==> inputs of build 44 <==
// Remoto
module Remoto(clk,rst,entrada,comando,su,sd,suB,sdB,saida_1,saida1_1,saida2_1,soma_result_1,sinal_A,sinal_B);
==> flow/config.mk <==
export PLATFORM = sky130hd
export DESIGN_NAME = Remoto
export DESIGN_NICKNAME = Remoto
export VERILOG_FILES = /design/flow/design.v
export SDC_FILE = /design/flow/constraint.sdc
export NUM_CORES = 4
export LEC_CHECK = 0
export ABC_AREA = 1
export CAP_MARGIN = 15
export CORE_MARGIN = 2
export CORE_UTILIZATION = 71
export CTS_CLUSTER_DIAMETER = 196
export CTS_CLUSTER_SIZE = 15
export GPL_ROUTABILITY_DRIVEN = 1
export HOLD_SLACK_MARGIN = 0.29
export MAX_ROUTING_LAYER = met4
export PLACE_DENSITY_LB_ADDON = 0.04
export SETUP_SLACK_MARGIN = -0.18
export SLEW_MARGIN = 5
==> flow/constraint.sdc <==
create_clock -name core_clock -period 6.12 [get_ports {clk}]
set_input_delay 1.2240 -clock core_clock [delete_from_list [all_inputs] [get_ports {clk}]]
set_output_delay 1.2240 -clock core_clock [all_outputs]
set_load 0.01 [all_outputs]
run.sh (not shown) runs the stock make flow with config.mk's settings and CLKGATE_MAP_FILE=.
==> trial 39: changes against build 44 <==
Settings changed: CORE_MARGIN 2 to 3, CTS_CLUSTER_DIAMETER 196 to 346, CTS_CLUSTER_SIZE 15 to 59, GPL_ROUTABILITY_DRIVEN 1 to 0, HOLD_SLACK_MARGIN 0.29 to not set, MAX_ROUTING_LAYER met4 to not set, SETUP_SLACK_MARGIN -0.18 to -0.92, SLEW_MARGIN 5 to 20.
==> flow/constraint.sdc (replaced) <==
create_clock -name core_clock -period 11.8 [get_ports {clk}]
set_input_delay 2.3600 -clock core_clock [delete_from_list [all_inputs] [get_ports {clk}]]
set_output_delay 2.3600 -clock core_clock [all_outputs]
set_load 0.01 [all_outputs]
==> notes <==
- Build 44 completed, yet does not pass: setup timing. Trial 39 produced a clean layout.
- Between build 44 and trial 39, the lower count of clock-buffer cells in the layout is in build 44 (gap 1).
- Between build 44 and trial 39, the lower via count is in trial 39 (gap about 10%, measured against trial 39).
- In synthesized cell count, trial 39 and build 44 do not differ.
- Between trial 39 and build 44, the lower die size is in build 44 (gap about 2.8%, measured against build 44).
- Flip-flop count is the same in trial 39 and build 44.
- In trial 39 the hold slack is better than in build 44, by 0.0061 ns.
- First-iteration DRC count: build 44 is larger than trial 39 (about 37%).
- In build 44 the non-clock buffer count is higher than in trial 39, by 99.

---

==> inputs of build 60 <==
Starting RTL as in the previous note.
Design Remoto, start of the top module:
module Remoto(clk,rst,entrada,comando,su,sd,suB,sdB,saida_1,saida1_1,saida2_1,soma_result_1,sinal_A,sinal_B);
parameter inicia            = 2'b00;   
parameter inicia_1          = 2'b01;    
parameter leitura           = 2'b10; 
parameter zera_B    = 3'b010;
parameter zera_tudo = 3'b011;
parameter soma      = 3'b100;
parameter sub       = 3'b101;
parameter muda_sinal= 3'b110;
parameter  DESLIGADO = 0;
parameter  ESPERA = 1;
parameter limite_um      =  4095; 
parameter lid_zero      =  3594;  
parameter  RECEBE_A_DEZ = 2;
parameter  RECEBE_A_UNI = 3;
parameter  MUDA_SINAL_A = 4;
parameter  RECEBE_A_DEZ_B = 5;
parameter  RECEBE_A_UNI_B = 6;
parameter  MUDA_SINAL_B = 7;
parameter  ZERA_TUDO = 8;	
parameter lid_um  			=  3281;  
parameter tempo_zero      =  648;
parameter tempo_bit  =  312;
input         clk;      
input         rst;
input         entrada;    
output reg [7:0] comando;
output reg[6:0] su;
output reg[6:0] sd;
output reg[6:0] suB;
output reg[6:0] sdB; 
wire [8:0] soma_result;
output reg [8:0] soma_result_1;
reg [4:0] estado_m;
reg [7:0] vetorA;
reg [7:0] vetorA_aux;
reg [7:0] vetorA_2;
reg [7:0] vetorA_1;
reg [7:0] vetorB;
reg [7:0] vetorB_aux;
reg [7:0] vetorB_1;
reg [7:0] vetorB_2;
reg on;
output reg sinal_A;
output reg sinal_B;
reg    [11:0] contado_inicial;            
reg           contado_inicial_flag;      
reg [26:0]delay;
reg [2:0]op;
wire [6:0] saida;
wire [6:0] saida1;
wire [6:0] saida2;
output [6:0] saida_1;
output [6:0] saida1_1;
output [6:0] saida2_1;
reg    [11:0] contador_inicial;           
reg           contador_inicial_flag;    
reg    [11:0] contagem;           
reg           contagem_flag;     
reg     [5:0] bitcount;              
reg     [1:0] estado;             
reg    [31:0] dados_control;        
reg nova_mensagem;
reg    [8:0] sr;
reg   [26:0] dl;        
assign saida_1 = saida;
assign saida1_1 = saida1;
assign saida2_1 = saida2;
ula G1(.clock(clk),.rst(rst),.a(vetorA),.b(vetorB),.r(soma_result),.op(op), .enable(on), .sinA(sinal_A),.sinB(sinal_B));
  ...
Settings: LEC_CHECK=0, ABC_AREA=1, CAP_MARGIN=15, CORE_MARGIN=2, CORE_UTILIZATION=72, CTS_CLUSTER_DIAMETER=346, CTS_CLUSTER_SIZE=59, GPL_ROUTABILITY_DRIVEN=0, HOLD_SLACK_MARGIN=-0.08, MAX_ROUTING_LAYER=met4, PLACE_DENSITY_LB_ADDON=0.2, SETUP_SLACK_MARGIN=0.94, SLEW_MARGIN=20; clock period 6.81 ns.
==> trial 82 (differences from build 60) <==
ABC_AREA = unset   (was 1)
CAP_MARGIN = 20   (was 15)
CTS_CLUSTER_DIAMETER = unset   (was 346)
CTS_CLUSTER_SIZE = unset   (was 59)
GPL_ROUTABILITY_DRIVEN = unset   (was 0)
HOLD_SLACK_MARGIN = unset   (was -0.08)
MAX_ROUTING_LAYER = unset   (was met4)
PLACE_DENSITY = 0.39   (was unset)
PLACE_DENSITY_LB_ADDON = unset   (was 0.2)
SETUP_SLACK_MARGIN = unset   (was 0.94)
==> flow/constraint.sdc (replaced) <==
create_clock -name core_clock -period 11.7 [get_ports {clk}]
set_input_delay 2.3400 -clock core_clock [delete_from_list [all_inputs] [get_ports {clk}]]
set_output_delay 2.3400 -clock core_clock [all_outputs]
set_load 0.01 [all_outputs]
==> build 57 (differences from build 60) <==
CAP_MARGIN = 20   (was 15)
CORE_UTILIZATION = 68   (was 72)
CTS_CLUSTER_DIAMETER = 221   (was 346)
CTS_CLUSTER_SIZE = unset   (was 59)
GPL_ROUTABILITY_DRIVEN = unset   (was 0)
HOLD_SLACK_MARGIN = unset   (was -0.08)
MAX_ROUTING_LAYER = unset   (was met4)
PLACE_DENSITY_LB_ADDON = unset   (was 0.2)
SETUP_SLACK_MARGIN = unset   (was 0.94)
==> flow/constraint.sdc (replaced) <==
create_clock -name core_clock -period 6.18 [get_ports {clk}]
set_input_delay 1.2360 -clock core_clock [delete_from_list [all_inputs] [get_ports {clk}]]
set_output_delay 1.2360 -clock core_clock [all_outputs]
set_load 0.01 [all_outputs]
==> results <==
Outcome: build 60 did not finish; trial 82 finished clean; build 57 complete, but fails checks
Failing step: build 60 5_1_grt; trial 82 -; build 57 -
Layout check failures: build 60 -; trial 82 -; build 57 setup timing
Sequential standard cell area: build 60 -; trial 82 3063 sq um; build 57 3075 sq um
Reg2reg start: build 60 -; trial 82 delay[1]; build 57 delay[0]
Top routing layer used: build 60 -; trial 82 met4; build 57 met5
Clock transition at path regs: build 60 -; trial 82 60 ps; build 57 70 ps
Total Routed Length: build 60 -; trial 82 33420 um; build 57 50410 um
Largest type area fraction: build 60 22.19%; trial 82 22.63%; build 57 22.19%
Non-filler cells in the finished layout: build 60 -; trial 82 2042; build 57 2663
Final nets: build 60 -; trial 82 1925; build 57 2510
Routed metal-1 wirelength: build 60 -; trial 82 14650 um; build 57 17770 um
Number of routed nets with antenna violations: build 60 -; trial 82 0; build 57 0
Total Power Consumption: build 60 -; trial 82 1.113 mW; build 57 2.048 mW
Min-Delay Path Class: build 60 -; trial 82 flop to flop; build 57 flop to flop
Most frequent cell after synthesis: build 60 nand2_1; trial 82 nor2_1; build 57 nand2_1
Reg-to-reg endpoint: build 60 -; trial 82 delay[22]; build 57 delay[1]
IR drop worst, VDD: build 60 -; trial 82 0.1140 mV; build 57 0.2057 mV
Fraction of power spent switching nets: build 60 -; trial 82 21.43%; build 57 22.97%
Floorplan-stage core utilization: build 60 73.53%; trial 82 72.84%; build 57 68.65%
Cell internal pwr: build 60 -; trial 82 0.8742 mW; build 57 1.577 mW
Number of gates on the worst path with buffers counted: build 60 -; trial 82 25; build 57 34
Final weighted congestion in routability-driven placement: build 60 -; trial 82 0.9361; build 57 0.9294
Post-Synthesis Mean Instance Area: build 60 6.363 sq um; trial 82 7.578 sq um; build 57 6.363 sq um
Number of endpoints failing setup at the final stage: build 60 -; trial 82 0; build 57 36
No activity file was given, so power comes from the tool's default toggle rates.
